==> flow/design.v <==
module baud_gen #(
    parameter DIV_WIDTH = 20
)(
    input  wire                 clk,
    input  wire                 rst_n,
    input  wire [DIV_WIDTH-1:0] divisor,
    output reg                  tick_16x
);
    reg [DIV_WIDTH-1:0] counter;
    always @(posedge clk or negedge rst_n) begin
        if (!rst_n) begin
            counter  <= 0;
            tick_16x <= 0;
        end else begin
            if (divisor <= 1) begin
                tick_16x <= 1'b0;
                counter  <= 0;
            end
            else if (counter == divisor - 1) begin
                tick_16x <= 1'b1;
                counter  <= 0;
            end 
            else begin
                tick_16x <= 1'b0;
                counter  <= counter + 1;
            end
        end
    end
endmodule
module sync_fifo #(
    parameter DATA_WIDTH = 8,
    parameter DEPTH      = 16
)(
    input  wire                  clk,
    input  wire                  rst_n,
    input  wire                  wr_en,
    input  wire [DATA_WIDTH-1:0] din,
    input  wire                  rd_en,
    output wire [DATA_WIDTH-1:0] dout,  
    output wire                  full,
    output wire                  empty
);
    localparam PTR_WIDTH = $clog2(DEPTH);
    reg [DATA_WIDTH-1:0] mem [0:DEPTH-1];
    reg [PTR_WIDTH:0]    count;
    reg [PTR_WIDTH-1:0]  wr_ptr, rd_ptr;
    assign dout  = mem[rd_ptr];
    assign full  = (count == DEPTH);
    assign empty = (count == 0);
    always @(posedge clk or negedge rst_n) begin
        if (!rst_n) begin
            count  <= 0;
            wr_ptr <= 0;
            rd_ptr <= 0;
        end else begin
            case ({wr_en && !full, rd_en && !empty})
                2'b10: begin  
                    mem[wr_ptr] <= din;
                    wr_ptr      <= (wr_ptr == DEPTH-1) ? 0 : wr_ptr + 1;
                    count       <= count + 1;
                end
                2'b01: begin  
                    rd_ptr      <= (rd_ptr == DEPTH-1) ? 0 : rd_ptr + 1;
                    count       <= count - 1;
                end
                2'b11: begin  
                    mem[wr_ptr] <= din;
                    wr_ptr      <= (wr_ptr == DEPTH-1) ? 0 : wr_ptr + 1;
                    rd_ptr      <= (rd_ptr == DEPTH-1) ? 0 : rd_ptr + 1;
                end
                default: ; 
            endcase
        end
    end
endmodule
module uart_tx (
    input  wire       clk,
    input  wire       rst_n,
    input  wire       tx_start,     
    input  wire [7:0] din,          
    input  wire       s_tick,
    output reg        tx_busy,     
    output reg        tx
);
    localparam [1:0] IDLE=0, START=1, DATA=2, STOP=3;
    reg [1:0] state, next_state;
    reg [3:0] s_count;
    reg [2:0] n_count;
    reg [7:0] tx_reg;
    always @(posedge clk or negedge rst_n) begin
        if (!rst_n) begin
            state   <= IDLE;
            s_count <= 0;
            n_count <= 0;
            tx_reg  <= 0;
            tx      <= 1'b1;
        end else begin
            state <= next_state;
            case (state)
                IDLE: begin
                    tx <= 1'b1;
                    if (tx_start) begin
                        tx_reg  <= din;
                        s_count <= 0;
                    end
                end
                START: begin
                    tx <= 1'b0;
                    n_count <= 0; 
                    if (s_tick) s_count <= (s_count == 15) ? 0 : s_count + 1;
                end
                DATA: begin
                    tx <= tx_reg[0];  
                    if (s_tick) begin
                        if (s_count == 15) begin
                            s_count <= 0;
                            tx_reg  <= tx_reg >> 1;
                            if (n_count < 7) n_count <= n_count + 1;
                        end else s_count <= s_count + 1;
                    end
                end
                STOP: begin
                    tx <= 1'b1;
                    if (s_tick) begin
                        if (s_count == 15) s_count <= 0;
                        else s_count <= s_count + 1;
                    end
                end
            endcase
        end
    end
    always @(*) begin
        next_state = state;
        tx_busy    = 1'b1; 
        case (state)
            IDLE: begin
                tx_busy = 1'b0; 
                if (tx_start) next_state = START;
            end
            START: if (s_tick && s_count == 15) next_state = DATA;
            DATA:  if (s_tick && s_count == 15 && n_count == 7) next_state = STOP;
            STOP:  if (s_tick && s_count == 15) next_state = IDLE;
        endcase
    end
endmodule
module uart_rx (
    input  wire       clk,
    input  wire       rst_n,
    input  wire       rx,          
    input  wire       s_tick,
    output reg  [7:0] dout,
    output reg        rx_done_tick
);
    localparam [1:0] IDLE=0, START=1, DATA=2, STOP=3;
    reg [1:0] state, next_state;
    reg [3:0] s_count;
    reg [2:0] n_count;
    reg [7:0] rx_reg;
    always @(posedge clk or negedge rst_n) begin
        if (!rst_n) begin
            state   <= IDLE;
            s_count <= 0;
            n_count <= 0;
            rx_reg  <= 0;
            dout    <= 0;
            rx_done_tick <= 0;
        end else begin
            state <= next_state;
            rx_done_tick <= 1'b0;
            case (state)
                IDLE: if (~rx) s_count <= 0;
                START: begin
                    n_count <= 0;  
                    if (s_tick) s_count <= (s_count == 7) ? 0 : s_count + 1;
                end
                DATA: if (s_tick) begin
                    if (s_count == 15) begin
                        s_count <= 0;
                        rx_reg <= {rx, rx_reg[7:1]};
                        if (n_count < 7) n_count <= n_count + 1;
                    end else s_count <= s_count + 1;
                end
                STOP: if (s_tick) begin
                    if (s_count == 15) begin
                         rx_done_tick <= 1'b1;
                         dout <= rx_reg;
                         s_count <= 0;
                    end else s_count <= s_count + 1;
                end
            endcase
        end
    end
    always @(*) begin
        next_state = state;
        case (state)
            IDLE:  if (~rx) next_state = START;
            START: if (s_tick && s_count == 7) next_state = (~rx) ? DATA : IDLE;
            DATA:  if (s_tick && s_count == 15 && n_count == 7) next_state = STOP;
            STOP:  if (s_tick && s_count == 15) next_state = IDLE;
        endcase
    end
endmodule
    module apb_uart (
    input  wire        pclk,
    input  wire        presetn,
    input  wire [31:0] paddr,
    input  wire        psel,
    input  wire        penable,
    input  wire        pwrite,
    input  wire [31:0] pwdata,
    output reg  [31:0] prdata,
    output wire        pready,
    output wire        pslverr,
    output wire        tx_o,
    input  wire        rx_i
);
    initial begin
        if (16 < 2) $error("FIFO DEPTH must be >= 2");
    end
    wire rst_n = presetn; 
    assign pready  = 1'b1;   
    assign pslverr = 1'b0;
    reg rx_sync1, rx_sync2;
    always @(posedge pclk or negedge rst_n) begin
        if (!rst_n) begin
            rx_sync1 <= 1'b1;
            rx_sync2 <= 1'b1;
        end else begin
            rx_sync1 <= rx_i;
            rx_sync2 <= rx_sync1; 
        end
    end
    reg  [19:0] baud_divisor;
    wire        s_tick;
    wire [7:0]  tx_fifo_out, rx_fifo_out, rx_data_raw;
    wire        tx_full, tx_empty, rx_full, rx_empty;
    wire        rx_done_tick;
    wire        uart_tx_busy;
    reg         tx_fifo_rd_en;
    reg         uart_tx_start;
    reg  [7:0]  uart_tx_data_latched;
    wire wr_en = psel & penable & pwrite;
    wire rd_en = psel & penable & ~pwrite;
    wire [3:0] addr = paddr[3:0];
    localparam [1:0] S_TX_IDLE = 0, S_TX_POP = 1, S_TX_START = 2;
    reg [1:0] tx_fsm_state;
    always @(posedge pclk or negedge rst_n) begin
        if (!rst_n) begin
            tx_fsm_state   <= S_TX_IDLE;
            tx_fifo_rd_en  <= 0;
            uart_tx_start  <= 0;
            uart_tx_data_latched <= 0;
        end else begin
            tx_fifo_rd_en <= 0;
            uart_tx_start <= 0;
            case (tx_fsm_state)
                S_TX_IDLE: begin
                    if (!tx_empty && !uart_tx_busy && !uart_tx_start) begin  
                        tx_fifo_rd_en <= 1; 
                        uart_tx_data_latched <= tx_fifo_out;
                        tx_fsm_state <= S_TX_START;
                    end
                end
                S_TX_START: begin
                    uart_tx_start <= 1; 
                    tx_fsm_state  <= S_TX_IDLE;
                end
                default: tx_fsm_state <= S_TX_IDLE;
            endcase
        end
    end
    always @(posedge pclk or negedge rst_n) begin
        if (!rst_n) baud_divisor <= 20'd325;
        else if (wr_en && addr == 4'h08) baud_divisor <= pwdata[19:0];
    end
    always @(*) begin
        prdata = 32'b0;
        case (addr)
            4'h00: prdata = {24'b0, rx_fifo_out}; 
            4'h04: prdata = {30'b0, rx_empty, tx_full};
            4'h08: prdata = {12'b0, baud_divisor};
            default: prdata = 32'b0;
        endcase
    end
    baud_gen #(.DIV_WIDTH(20)) u_baud (
        .clk(pclk), .rst_n(rst_n),
        .divisor(baud_divisor), .tick_16x(s_tick)
    );
    sync_fifo #(.DATA_WIDTH(8), .DEPTH(16)) u_tx_fifo (
        .clk(pclk), .rst_n(rst_n),
        .wr_en(wr_en && (addr == 4'h00)),
        .din(pwdata[7:0]),
        .rd_en(tx_fifo_rd_en), 
        .dout(tx_fifo_out), 
        .full(tx_full), .empty(tx_empty)
    );
    uart_tx u_tx (
        .clk(pclk), .rst_n(rst_n),
        .tx_start(uart_tx_start),
        .din(uart_tx_data_latched),
        .s_tick(s_tick),
        .tx_busy(uart_tx_busy),
        .tx(tx_o)
    );
    sync_fifo #(.DATA_WIDTH(8), .DEPTH(16)) u_rx_fifo (
        .clk(pclk), .rst_n(rst_n),
        .wr_en(rx_done_tick),
        .din(rx_data_raw),
        .rd_en(rd_en && (addr == 4'h00)),
        .dout(rx_fifo_out),
        .full(rx_full), .empty(rx_empty)
    );
    uart_rx u_rx (
        .clk(pclk), .rst_n(rst_n),
        .rx(rx_sync2), 
        .s_tick(s_tick),
        .dout(rx_data_raw),
        .rx_done_tick(rx_done_tick)
    );
endmodule
Settings: LEC_CHECK=0, CAP_MARGIN=20, CELL_PAD_IN_SITES_GLOBAL_PLACEMENT=0, CORE_ASPECT_RATIO=1.08, CORE_MARGIN=2, CORE_UTILIZATION=40, PLACE_DENSITY_LB_ADDON=0.11, SETUP_SLACK_MARGIN=0.77, SLEW_MARGIN=20; clock period 6.0 ns.
run.sh (not shown) runs the stock make flow with config.mk's settings and CLKGATE_MAP_FILE=.
The first run finished clean.
Next try:
Settings changed: ABC_AREA set to 1, CELL_PAD_IN_SITES_GLOBAL_PLACEMENT 0 to not set, CORE_ASPECT_RATIO 1.08 to not set, CORE_UTILIZATION 40 to 68, CTS_CLUSTER_DIAMETER set to 361, PLACE_DENSITY_LB_ADDON 0.11 to not set, SETUP_SLACK_MARGIN 0.77 to not set.
Clock period 6.0 ns to 2.73 ns, I/O delays scaled along.
Effect: The new run reached the layout checks and failed them: negative setup slack; global-route usage rises by 14 points; power went up by 110%; utilization climbs by 36 points; cell area rises by about 5.4%; sequential cell count is unchanged; final cell count climbs by 12%; worst hold slack loses 0.30 ns; via count goes up by about 20%; clock skew falls by 0.0061 ns; register-to-register slack got worse by 2.3 ns; first-iteration DRC count went up by 100%.
Next try:
Settings changed: ABC_AREA 1 to not set, CORE_UTILIZATION 68 to 40, CTS_CLUSTER_DIAMETER 361 to not set.
Clock period 2.73 ns to 2.76 ns, I/O delays scaled along.
The changed run finished but failed the layout checks on negative setup slack.
Setup slack is better by 0.076 ns.
Sequential share of layout area came out lower by 1.7 points.
Via count drops by about 11%.
Next try:
Settings changed: ABC_AREA set to 1, CORE_UTILIZATION 40 to 17, PLACE_DENSITY_LB_ADDON set to 0.14.
Clock period 2.76 ns to 7.75 ns, I/O delays scaled along.
Now the flow went through all stages and came out clean.
Worst hold slack is better by 0.011 ns.
Setup slack is better by 2.8 ns.
Routed wire length went up by 18%.
Next try:
Settings changed: ABC_AREA 1 to not set, CORE_UTILIZATION 17 to 65, MAX_ROUTING_LAYER set to met4, PLACE_DENSITY_LB_ADDON 0.14 to not set.
Clock period 7.75 ns to 4.51 ns, I/O delays scaled along.
After rerunning: Hold slack gets worse by 0.11 ns; die area decreases by 73%; clock power increases by 39%; setup slack gets worse by 2.2 ns; wire length decreases by 22%; critical path depth decreases by 3; power increases by 66%.
Power is estimated from default activity; no workload was simulated.
